job 9132:
==> flow/design.v (excerpt) <==
module Datapath(
    input clk,
    input rst,
    input [15:0] gpio_in,
    output [15:0] gpio_out,
    output [15:0] imem_addr,
    input  [15:0] imem_rdata,
    output        dmem_en,
    output        dmem_we,
    output [15:0] dmem_addr,
    output [15:0] dmem_wdata,
    input  [15:0] dmem_rdata
);
For scale: about 270 flip-flops, about 120 I/O pins, roughly 27000 sq um of cells after synthesis.
clock: 35.9 ns
lec_check: 0
abc_area: 1
cap_margin: 20
core_margin: 2
core_utilization: 67
cts_cluster_diameter: 256
max_routing_layer: met4
slew_margin: 20
run.sh (not shown) runs the stock make flow with config.mk's settings and CLKGATE_MAP_FILE=.
Job 9132 failed in global routing with GRT-0232.
Input changes introduced in job 2419 (baseline for comparison: job 9132):
# job 9132
export LEC_CHECK = 0
export ABC_AREA = 1
export CAP_MARGIN = 20
export CORE_MARGIN = 2
export CORE_UTILIZATION = 67
export CTS_CLUSTER_DIAMETER = 256
export MAX_ROUTING_LAYER = met4
export SLEW_MARGIN = 20
create_clock -name core_clock -period 35.9 [get_ports {clk}]
# job 2419
export LEC_CHECK = 0
export CAP_MARGIN = 20
export CORE_MARGIN = 2
export CORE_UTILIZATION = 40
export SLEW_MARGIN = 20
create_clock -name core_clock -period 43.6 [get_ports {clk}]
[summary]
The flow did not stop early for job 2419: all stages ran, and the layout cleared the timing, design-rule and antenna checks.
For net count entering floorplan, dividing the value from job 2419 by the value from job 9132 gives 0.902.
Any difference in synthesis-stage register bit count between job 9132 and job 2419 is small enough to ignore.
In the metrics for job 2419 and job 9132, the one carrying the lower area fraction in full adders, half adders and majority gates is job 2419.
Changes observed in job 2419 relative to job 9132: standard-cell row count went up about 30%; number of setup buffers added after CTS went down 75; floorplan die width went up 63 um.
Of job 2419 and job 9132, job 2419 shows the higher die height, with job 9132 below it.
Comparing the two runs side by side, job 2419 comes out behind job 9132 on detailed-placement wirelength estimate.
Delta (job 2419 minus job 9132): total of cells resized after clock tree synthesis decreased by 120 relative to the old numbers; xor/xnor cell area share of the yosys netlist shows no meaningful change.
diff inputs: job 2419 => job 2780
# job 2419
export LEC_CHECK = 0
export CAP_MARGIN = 20
export CORE_MARGIN = 2
export CORE_UTILIZATION = 40
export SLEW_MARGIN = 20
create_clock -name core_clock -period 43.6 [get_ports {clk}]
# job 2780
export LEC_CHECK = 0
export ABC_AREA = 1
export CAP_MARGIN = 20
export CORE_MARGIN = 2
export CORE_UTILIZATION = 67
export MAX_ROUTING_LAYER = met4
export SLEW_MARGIN = 20
export TNS_END_PERCENT = 5
create_clock -name core_clock -period 35.9 [get_ports {clk}]
--- outcome ---
Across job 2419 and job 2780, a clean result was obtained everywhere but in job 2780.
Status(job 2780) = ERROR, stage = global routing
Taking job 2419 as the reference, in job 2780 starting density of the core has increased, number of clock buffers inserted by TritonCTS has decreased, instance area after placement has increased, post-CTS resize count has increased.
Comparing job 2419 and job 2780, the lower area fraction in full adders, half adders and majority gates is on job 2419.
For job 2852, these inputs were changed with respect to job 2780:
# job 2780
export LEC_CHECK = 0
export ABC_AREA = 1
export CAP_MARGIN = 20
export CORE_MARGIN = 2
export CORE_UTILIZATION = 67
export MAX_ROUTING_LAYER = met4
export SLEW_MARGIN = 20
export TNS_END_PERCENT = 5
create_clock -name core_clock -period 35.9 [get_ports {clk}]
# job 2852
export LEC_CHECK = 0
export CAP_MARGIN = 20
export CORE_MARGIN = 2
export CORE_UTILIZATION = 68
export MAX_ROUTING_LAYER = met4
export SLEW_MARGIN = 20
create_clock -name core_clock -period 32.5 [get_ports {clk}]
### Flow results
The runs compared here, job 2780 and job 2852, all ended either early or with open violations.
global routing: job 2780 exited with error
[compare] base=job 2780 new=job 2852: number of instances in the synthesized netlist dropped 11%, netlist area before placement climbed 3.0%, die size climbed about 1.4%, worst setup slack before clock tree synthesis dropped 1050 ps.
Input changes introduced in job 504 (baseline for comparison: job 2852):
# job 2852
export LEC_CHECK = 0
export CAP_MARGIN = 20
export CORE_MARGIN = 2
export CORE_UTILIZATION = 68
export MAX_ROUTING_LAYER = met4
export SLEW_MARGIN = 20
create_clock -name core_clock -period 32.5 [get_ports {clk}]
# job 504
export LEC_CHECK = 0
export ABC_AREA = 1
export CAP_MARGIN = 20
export CORE_MARGIN = 2
export CORE_UTILIZATION = 72
export PLACE_DENSITY = 0.41
export SLEW_MARGIN = 20
create_clock -name core_clock -period 71.6 [get_ports {clk}]
[summary]
- Job 504: all stages complete, timing, DRC and antenna checks passed
- Job 2852 → job 504: simple-gate area share of the yosys netlist now sits higher, number of setup buffers added after CTS now sits lower, quantity of gates resized following cts now sits lower.
- Looking at placer congestion estimate, job 504 sits below job 2852.
- Diff job 2852 -> job 504: fraction of the mapped netlist area in compound gates decreased by 14 points relative to the old numbers, chip height decreased by about 4% relative to the old numbers, die area decreased by about 8% relative to the old numbers, synthesized area decreased by 810 sq um relative to the old numbers, chip area estimate from yosys synthesis decreased by 810 sq um relative to the old numbers.
[inputs] job 3972 vs job 504
# job 504
export LEC_CHECK = 0
export ABC_AREA = 1
export CAP_MARGIN = 20
export CORE_MARGIN = 2
export CORE_UTILIZATION = 72
export PLACE_DENSITY = 0.41
export SLEW_MARGIN = 20
create_clock -name core_clock -period 71.6 [get_ports {clk}]
# job 3972
export LEC_CHECK = 0
export ABC_AREA = 1
export CAP_MARGIN = 20
export CORE_MARGIN = 2
export CORE_UTILIZATION = 71
export CTS_CLUSTER_DIAMETER = 224
export CTS_CLUSTER_SIZE = 74
export MAX_ROUTING_LAYER = met4
export SLEW_MARGIN = 20
create_clock -name core_clock -period 32.0 [get_ports {clk}]
[summary]
- Summary of job 3972 over job 504: minimum setup slack after placement decreased by 23880 ps relative to the old numbers; number of port buffers closely matched the old numbers; die area increased by 1.4% relative to the old numbers; area after synthesis closely matched the old numbers; row count increased by 1.4% relative to the old numbers.
- Row core box area: job 3972 higher / job 504 lower
- Job 3972 did not finish: a tool error stopped it during global routing.
- Compared job 504 against job 3972; clock sink total within noise.
- Going from job 504 to job 3972, floorplan core density shows a reduction of 1.5 points; flip-flop and latch count after synthesis roughly the same.

== old ==
Datapath again, from the RTL that the note above started with.
// Datapath
module Datapath(
    input clk,
    input rst,
    input [15:0] gpio_in,
    output [15:0] gpio_out,
    output [15:0] imem_addr,
    input  [15:0] imem_rdata,
    output        dmem_en,
    output        dmem_we,
    output [15:0] dmem_addr,
    output [15:0] dmem_wdata,
    input  [15:0] dmem_rdata
);
make LEC_CHECK=0 ABC_AREA=0 CAP_MARGIN=20 CORE_ASPECT_RATIO=1.45 CORE_MARGIN=2 CORE_UTILIZATION=72 CTS_CLUSTER_DIAMETER=362 CTS_CLUSTER_SIZE=100 PLACE_DENSITY=0.35 SETUP_SLACK_MARGIN=2.47 SLEW_MARGIN=20 TNS_END_PERCENT=5 finish   # period 24.0 ns
old got as far as 4_1_cts, where a tool error ended the run.
> inputs changed (old -> new)
# old
export LEC_CHECK = 0
export ABC_AREA = 0
export CAP_MARGIN = 20
export CORE_ASPECT_RATIO = 1.45
export CORE_MARGIN = 2
export CORE_UTILIZATION = 72
export CTS_CLUSTER_DIAMETER = 362
export CTS_CLUSTER_SIZE = 100
export PLACE_DENSITY = 0.35
export SETUP_SLACK_MARGIN = 2.47
export SLEW_MARGIN = 20
export TNS_END_PERCENT = 5
create_clock -name core_clock -period 24.0 [get_ports {clk}]
# new
export LEC_CHECK = 0
export ABC_AREA = 0
export CAP_MARGIN = 20
export CORE_ASPECT_RATIO = 0.5
export CORE_MARGIN = 2
export CORE_UTILIZATION = 72
export CTS_CLUSTER_DIAMETER = 362
export CTS_CLUSTER_SIZE = 100
export PLACE_DENSITY = 0.35
export SETUP_SLACK_MARGIN = 2.47
export SLEW_MARGIN = 20
export TNS_END_PERCENT = 5
create_clock -name core_clock -period 24.0 [get_ports {clk}]
==> results <==
- new did not finish; a tool error ended it in 5_1_grt.
- The area of the core on new is in line with that on old.
- As far as area share of fa/ha/maj cells after synthesis goes, new and old are indistinguishable; the numbers are identical.
- Number of buffers added on ports: old vs new identical
- Total half-perimeter wirelength after legalization and detailed placement (higher): old

Starting RTL as in the previous note.
## Datapath
module Datapath(
    input clk,
    input rst,
    input [15:0] gpio_in,
    output [15:0] gpio_out,
    output [15:0] imem_addr,
    input  [15:0] imem_rdata,
    output        dmem_en,
    output        dmem_we,
    output [15:0] dmem_addr,
    output [15:0] dmem_wdata,
    input  [15:0] dmem_rdata
);
export LEC_CHECK = 0
export ABC_AREA = 1
export CAP_MARGIN = 10
export CELL_PAD_IN_SITES_GLOBAL_PLACEMENT = 0
export CORE_MARGIN = 2
export CORE_UTILIZATION = 71
export CTS_CLUSTER_DIAMETER = 367
export CTS_CLUSTER_SIZE = 33
export GPL_ROUTABILITY_DRIVEN = 1
export HOLD_SLACK_MARGIN = 0.29
export MIN_ROUTING_LAYER = met1
export SETUP_SLACK_MARGIN = -1.07
export SLEW_MARGIN = 30
create_clock -name core_clock -period 15.8 [get_ports {clk}]
The first run stopped in clock tree synthesis (4_1_cts) (DPL-0038).
Next try:
==> flow/config.mk (replaced) <==
export PLATFORM = sky130hd
export DESIGN_NAME = Datapath
export DESIGN_NICKNAME = Datapath
export VERILOG_FILES = /design/flow/design.v
export SDC_FILE = /design/flow/constraint.sdc
export NUM_CORES = 4
export LEC_CHECK = 0
export CAP_MARGIN = 20
export CELL_PAD_IN_SITES_GLOBAL_PLACEMENT = 0
export CORE_MARGIN = 2
export CORE_UTILIZATION = 66
export GPL_ROUTABILITY_DRIVEN = 1
export HOLD_SLACK_MARGIN = -0.09
export MAX_ROUTING_LAYER = met4
export MIN_ROUTING_LAYER = met1
export SETUP_SLACK_MARGIN = -2.0
export SLEW_MARGIN = 30
export TNS_END_PERCENT = 40
==> flow/constraint.sdc (replaced) <==
create_clock -name core_clock -period 33.0 [get_ports {clk}]
set_input_delay 6.6000 -clock core_clock [delete_from_list [all_inputs] [get_ports {clk}]]
set_output_delay 6.6000 -clock core_clock [all_outputs]
set_load 0.01 [all_outputs]
=> This time the run finished with negative setup slack left. Die area went up by 11%. Synthesized area came out higher by 3.0%. Synthesized cell count drops by 11%.
Next try:
==> flow/config.mk (replaced) <==
export PLATFORM = sky130hd
export DESIGN_NAME = Datapath
export DESIGN_NICKNAME = Datapath
export VERILOG_FILES = /design/flow/design.v
export SDC_FILE = /design/flow/constraint.sdc
export NUM_CORES = 4
export LEC_CHECK = 0
export CAP_MARGIN = 20
export CORE_MARGIN = 2
export CORE_UTILIZATION = 58
export SLEW_MARGIN = 20
==> flow/constraint.sdc (replaced) <==
create_clock -name core_clock -period 24.2 [get_ports {clk}]
set_input_delay 4.8400 -clock core_clock [delete_from_list [all_inputs] [get_ports {clk}]]
set_output_delay 4.8400 -clock core_clock [all_outputs]
set_load 0.01 [all_outputs]
Effect:
- The new run completed, yet does not pass: negative setup slack
- routed wire length climbs by 15%
- cell area is higher by 13%
- die size rises by 14%

Starting RTL as in the previous note.
==> flow/config.mk <==
export PLATFORM = sky130hd
export DESIGN_NAME = Datapath
export DESIGN_NICKNAME = Datapath
export VERILOG_FILES = /design/flow/design.v
export SDC_FILE = /design/flow/constraint.sdc
export NUM_CORES = 4
export LEC_CHECK = 0
export CAP_MARGIN = 20
export CORE_MARGIN = 2
export CORE_UTILIZATION = 63
export MAX_ROUTING_LAYER = met4
export SLEW_MARGIN = 20
==> flow/constraint.sdc <==
create_clock -name core_clock -period 35.9 [get_ports {clk}]
set_input_delay 7.1800 -clock core_clock [delete_from_list [all_inputs] [get_ports {clk}]]
set_output_delay 7.1800 -clock core_clock [all_outputs]
set_load 0.01 [all_outputs]
The baseline finished but fails on negative setup slack.
Change:
--- a/flow/config.mk
+++ b/flow/config.mk
@@ -7,6 +7,11 @@
 export LEC_CHECK = 0
+export ABC_AREA = 1
 export CAP_MARGIN = 20
 export CORE_MARGIN = 2
-export CORE_UTILIZATION = 63
+export CORE_UTILIZATION = 71
+export CTS_CLUSTER_DIAMETER = 224
+export CTS_CLUSTER_SIZE = 74
+export HOLD_SLACK_MARGIN = 0.28
 export MAX_ROUTING_LAYER = met4
+export PLACE_DENSITY_LB_ADDON = 0.03
 export SLEW_MARGIN = 20
==> flow/constraint.sdc (replaced) <==
create_clock -name core_clock -period 24.8 [get_ports {clk}]
set_input_delay 4.9600 -clock core_clock [delete_from_list [all_inputs] [get_ports {clk}]]
set_output_delay 4.9600 -clock core_clock [all_outputs]
set_load 0.01 [all_outputs]
What happened: The new run ended with an error in clock tree synthesis; die size went down by about 14%; synthesized area went down by 2.9%; synthesized cell count went up by 12%.
Change:
--- a/flow/config.mk
+++ b/flow/config.mk
@@ -10,8 +10,5 @@
 export CORE_MARGIN = 2
-export CORE_UTILIZATION = 71
-export CTS_CLUSTER_DIAMETER = 224
-export CTS_CLUSTER_SIZE = 74
-export HOLD_SLACK_MARGIN = 0.28
+export CORE_UTILIZATION = 58
+export CTS_CLUSTER_DIAMETER = 250
 export MAX_ROUTING_LAYER = met4
-export PLACE_DENSITY_LB_ADDON = 0.03
 export SLEW_MARGIN = 20
==> flow/constraint.sdc (replaced) <==
create_clock -name core_clock -period 24.2 [get_ports {clk}]
set_input_delay 4.8400 -clock core_clock [delete_from_list [all_inputs] [get_ports {clk}]]
set_output_delay 4.8400 -clock core_clock [all_outputs]
set_load 0.01 [all_outputs]
Outcome:
- The new run died in global routing with GRT-0116
- area after synthesis stays the same
- synthesized cell count stays the same
- die size climbs by about a fifth

Datapath again, from the RTL that the note above started with.
clock: 36.5 ns
lec_check: 0
cap_margin: 20
cell_pad_in_sites_detail_placement: 1
core_margin: 9
core_utilization: 47
cts_cluster_diameter: 59
gpl_routability_driven: 1
hold_slack_margin: -0.1
place_density: 0.62
slew_margin: 20
The starting point ran to the end with violations: negative setup slack.
Edit:
Settings changed: CELL_PAD_IN_SITES_DETAIL_PLACEMENT 1 to not set, CORE_MARGIN 9 to 2, CORE_UTILIZATION 47 to 40, CTS_CLUSTER_DIAMETER 59 to not set, CTS_CLUSTER_SIZE set to 74, GPL_ROUTABILITY_DRIVEN 1 to not set, GPL_TIMING_DRIVEN set to 0, HOLD_SLACK_MARGIN -0.1 to not set, PLACE_DENSITY 0.62 to not set, PLACE_DENSITY_LB_ADDON set to 0.24.
Clock period 36.5 ns to 45.0 ns, I/O delays scaled along.
The changed run passed the timing, design-rule and antenna checks; routed wire length drops by 15%; worst hold slack gets worse by 0.0051 ns; area after synthesis stays the same; core utilization goes down by 18 points; via count goes down by 15%.
Edit:
Settings changed: CORE_UTILIZATION 40 to 33, CTS_CLUSTER_SIZE 74 to not set, GPL_TIMING_DRIVEN 0 to not set, PLACE_DENSITY_LB_ADDON 0.24 to not set.
Clock period 45.0 ns to 43.6 ns, I/O delays scaled along.
Effect: Cell area fell by 1.2%; die size rose by 21%; wire length fell by 20%; first-iteration DRC count fell by 19%; worst hold slack gets worse by 0.0062 ns; worst setup slack gets better by 0.52 ns; sequential share of layout area rose by 0.25 points.
Edit:
Settings changed: ABC_AREA set to 1, CORE_UTILIZATION 33 to 67, CTS_CLUSTER_DIAMETER set to 251, MAX_ROUTING_LAYER set to met4.
Clock period 43.6 ns to 35.9 ns, I/O delays scaled along.
=> The changed run aborted during global routing; area after synthesis went down by 2.9%; synthesized cell count is higher by 12%; die size is lower by 52%.
Edit:
Settings changed: CORE_UTILIZATION 67 to 71, CTS_CLUSTER_DIAMETER 251 to 224, CTS_CLUSTER_SIZE set to 74, HOLD_SLACK_MARGIN set to 0.29, PLACE_DENSITY_LB_ADDON set to 0.09.
Clock period 35.9 ns to 24.8 ns, I/O delays scaled along.
After rerunning: Now the flow ended with an error in clock tree synthesis on DPL-0038. Synthesized cell count stays the same. Synthesized area stays the same. Die area shrinks by a few percent.

## before
The RTL this note starts from:
==> flow/design.v <==
`timescale 1ns / 1ps
module PC(
    input clk,                  
    input rst,                  
    input load,                 
    input [15:0] data,          
    output reg [15:0] count     
);
    always @(posedge clk or posedge rst) begin
        if (rst) begin
            count <= 16'b0;     
        end else if (load) begin
            count <= data;      
        end else begin
            count <= count + 1;  
        end
    end
endmodule
module ControlUnit (
    input [3:0] opcode,       
    output reg mem_read,      
    output reg mem_write,     
    output reg reg_write,     
    output reg [3:0] alu_op,  
    output reg pc_write,      
    output reg branch_eq,     
    output reg branch_ne,     
    output reg imm_load       
);
    always @(*) begin
        mem_read = 0;
        mem_write = 0;
        reg_write = 0;
        alu_op = 4'b0000;
        pc_write = 0;
        branch_eq = 0;
        branch_ne = 0;
        imm_load = 0;
        case (opcode)
            4'b0000: begin  
                alu_op = 4'b0000;  
                reg_write = 1;
            end
            4'b0001: begin  
                alu_op = 4'b0001;  
                reg_write = 1;
            end
            4'b0010: begin  
                alu_op = 4'b0010;  
                reg_write = 1;
            end
            4'b0011: begin  
                alu_op = 4'b0011;  
                reg_write = 1;
            end
            4'b0100: begin  
                alu_op = 4'b0100;  
                reg_write = 1;
            end
            4'b0101: begin  
                alu_op = 4'b0101;  
                reg_write = 1;
            end
            4'b0110: begin  
                alu_op = 4'b0110;  
                reg_write = 1;
            end
            4'b0111: begin  
                alu_op = 4'b0111;  
                reg_write = 1;
            end
            4'b1000: begin  
                alu_op = 4'b1000;  
                mem_read = 1;
                reg_write = 1;
            end
            4'b1001: begin  
                alu_op = 4'b1001;  
                mem_write = 1;
            end
            4'b1010: begin  
                alu_op = 4'b1010;  
                reg_write = 1;
            end
            4'b1011: begin  
                imm_load = 1;
                reg_write = 1;
            end
            4'b1100: begin  
                alu_op = 4'b1100;  
                pc_write = 1;
            end
            4'b1101: begin  
                alu_op = 4'b1101;  
                branch_eq = 1;
            end
            4'b1110: begin  
                alu_op = 4'b1110;  
                branch_ne = 1;
            end
            4'b1111: begin  
            end
            default: begin
                alu_op = 4'b0000;
            end
        endcase
        if (mem_write) begin
            pc_write = 0;  
        end
        if (mem_read) begin
            pc_write = 0;  
        end
    end
endmodule
`timescale 1ns / 1ps
module RegisterFile(
    input clk,                      
    input rst,                      
    input [3:0] read_addr1,         
    input [3:0] read_addr2,         
    input [3:0] write_addr,         
    input [15:0] write_data,        
    input write_enable,             
    output reg [15:0] read_data1,   
    output reg [15:0] read_data2    
);
    reg [15:0] registers [0:15];
    always @(*) begin
        read_data1 = registers[read_addr1];
        read_data2 = registers[read_addr2];
    end
    always @(posedge clk or posedge rst) begin
        if (rst) begin
         integer i;
            for (i = 0; i < 16; i = i + 1) begin
                registers[i] <= 16'b0;
            end
        end else if (write_enable) begin
            registers[write_addr] <= write_data;
        end
    end
endmodule
`timescale 1ns / 1ps
module alu(
    input clk,                
    input rst,                
    input load,               
    input en,                 
    input wr_en,              
    input [3:0] OPsel,        
    input [15:0] A,           
    input [15:0] B,           
    output reg [15:0] result,  
    output reg Z,             
    output reg N,             
    output reg C,             
    output reg V,             
    output [15:0] pc_out,     
    output [15:0] mem_data,   
    output        mem_en,      
    output        mem_wr_en,   
    output [15:0] mem_addr,    
    output [15:0] mem_wr_data, 
    input  [15:0] mem_rd_data  
);
    reg pc_load;  
    PC pc_inst(
        .clk(clk),
        .rst(rst),
        .load(pc_load),
        .data(B),        
        .count(pc_out)   
    );
    reg [15:0] wr_data;  
    assign mem_en      = en;
    assign mem_wr_en   = wr_en;
    assign mem_addr    = B;        
    assign mem_wr_data = wr_data;
    assign mem_data    = mem_rd_data;  
    always @(*) begin
        result = 16'b0;
        wr_data = A;
        pc_load = 0;
        Z = 0;
        N = 0;
        C = 0;
        V = 0;
        case (OPsel)
            4'b0000: begin  
                {C, result} = A + B;                 
                V = (~A[15] & ~B[15] & result[15]) | (A[15] & B[15] & ~result[15]);  
            end
            4'b0001: begin  
                {C, result} = A - B;                 
                V = (A[15] & ~B[15] & ~result[15]) | (~A[15] & B[15] & result[15]);  
            end
            4'b0010: result = A * B;                 
            4'b0011: result = (B != 0) ? A / B : 16'b0;  
            4'b0100: result = A & B;                 
            4'b0101: result = A | B;                 
            4'b0110: result = A ^ B;                 
            4'b0111: result = ~A;                    
            4'b1000: result = mem_data;              
            4'b1001: wr_data = A;                    
            4'b1100: begin                           
                pc_load = 1;                         
            end
            4'b1101: begin                           
                if (!Z)
                    pc_load = 1;                     
            end
            4'b1110: begin                           
                if (Z)
                    pc_load = 1;                     
            end
            4'b1111: ;                               
            default: result = 16'b0;                 
        endcase
        Z = (result == 16'b0) ? 1'b1 : 1'b0;   
        N = result[15];                        
    end
endmodule
`timescale 1ns / 1ps
module Datapath(
    input clk,
    input rst,
    input [15:0] gpio_in,
    output [15:0] gpio_out,
    output [15:0] imem_addr,
    input  [15:0] imem_rdata,
    output        dmem_en,
    output        dmem_we,
    output [15:0] dmem_addr,
    output [15:0] dmem_wdata,
    input  [15:0] dmem_rdata
);
    wire [15:0] instruction;
    wire [3:0] opcode;
    wire [3:0] rs1, rs2, rd;
    wire [15:0] imm;
    wire [15:0] A, B;
    wire [15:0] alu_result;
    wire [15:0] mem_data;
    wire [15:0] pc_out;
    wire mem_read, mem_write, reg_write, pc_write, branch_eq, branch_ne, imm_load;
    wire [3:0] alu_op;
    PC pc_inst (
        .clk(clk),
        .rst(rst),
        .load(pc_write),
        .data(alu_result),    
        .count(pc_out)
    );
    assign imem_addr = pc_out;
    assign instruction = imem_rdata;
    assign opcode = instruction[15:12];
    assign rs1 = instruction[11:8];
    assign rs2 = instruction[7:4];
    assign rd = instruction[3:0];
    assign imm = instruction[7:0];  
    ControlUnit cu (
        .opcode(opcode),
        .mem_read(mem_read),
        .mem_write(mem_write),
        .reg_write(reg_write),
        .alu_op(alu_op),
        .pc_write(pc_write),
        .branch_eq(branch_eq),
        .branch_ne(branch_ne),
        .imm_load(imm_load)
    );
    RegisterFile rf (
        .clk(clk),
        .rst(rst),
        .read_addr1(rs1),
        .read_addr2(rs2),
        .write_addr(rd),
        .write_data(alu_result),    
        .write_enable(reg_write),
        .read_data1(A),
        .read_data2(B)
    );
    alu alu_inst (
        .clk(clk),
        .rst(rst),
        .load(pc_write),
        .en(mem_read | mem_write),
        .wr_en(mem_write),
        .OPsel(alu_op),
        .A(A),
        .B(B),
        .result(alu_result),
        .Z(),
        .N(),
        .C(),
        .V(),
        .pc_out(),      
        .mem_data(mem_data),
        .mem_en(dmem_en),
        .mem_wr_en(dmem_we),
        .mem_addr(dmem_addr),
        .mem_wr_data(dmem_wdata),
        .mem_rd_data(dmem_rdata)
    );
    assign gpio_out = A;   
endmodule
==> flow/config.mk <==
export PLATFORM = sky130hd
export DESIGN_NAME = Datapath
export DESIGN_NICKNAME = Datapath
export VERILOG_FILES = /design/flow/design.v
export SDC_FILE = /design/flow/constraint.sdc
export NUM_CORES = 4
export LEC_CHECK = 0
export ABC_AREA = 0
export CAP_MARGIN = 5
export CELL_PAD_IN_SITES_GLOBAL_PLACEMENT = 0
export CORE_MARGIN = 10
export CORE_UTILIZATION = 60
export CTS_CLUSTER_DIAMETER = 133
export CTS_CLUSTER_SIZE = 74
export GPL_ROUTABILITY_DRIVEN = 1
export MAX_ROUTING_LAYER = met4
export MIN_ROUTING_LAYER = met2
export PLACE_DENSITY = 0.4
export SLEW_MARGIN = 30
export TNS_END_PERCENT = 45
==> flow/constraint.sdc <==
create_clock -name core_clock -period 34.5 [get_ports {clk}]
set_input_delay 6.9000 -clock core_clock [delete_from_list [all_inputs] [get_ports {clk}]]
set_output_delay 6.9000 -clock core_clock [all_outputs]
set_load 0.01 [all_outputs]
before never completed; the flow aborted with a tool error in global routing.
[inputs] after vs before
- SLEW_MARGIN changed from 30 to 20
- ABC_AREA removed (was 0)
- TNS_END_PERCENT removed (was 45)
- GPL_ROUTABILITY_DRIVEN removed (was 1)
- CELL_PAD_IN_SITES_GLOBAL_PLACEMENT removed (was 0)
- CTS_CLUSTER_DIAMETER removed (was 133)
- CTS_CLUSTER_SIZE removed (was 74)
- CORE_MARGIN changed from 10 to 2
- CAP_MARGIN changed from 5 to 20
- CORE_UTILIZATION changed from 60 to 65
- MIN_ROUTING_LAYER removed (was met2)
- PLACE_DENSITY removed (was 0.4)
- the clock period (ns, I/O delays scaled along) changed from 34.5 to 36.6
--- outcome ---
- | after | all stages done | FAIL | setup timing |
- after against before: instance area at placement has decreased, area of the die went down, die span in y moved down.
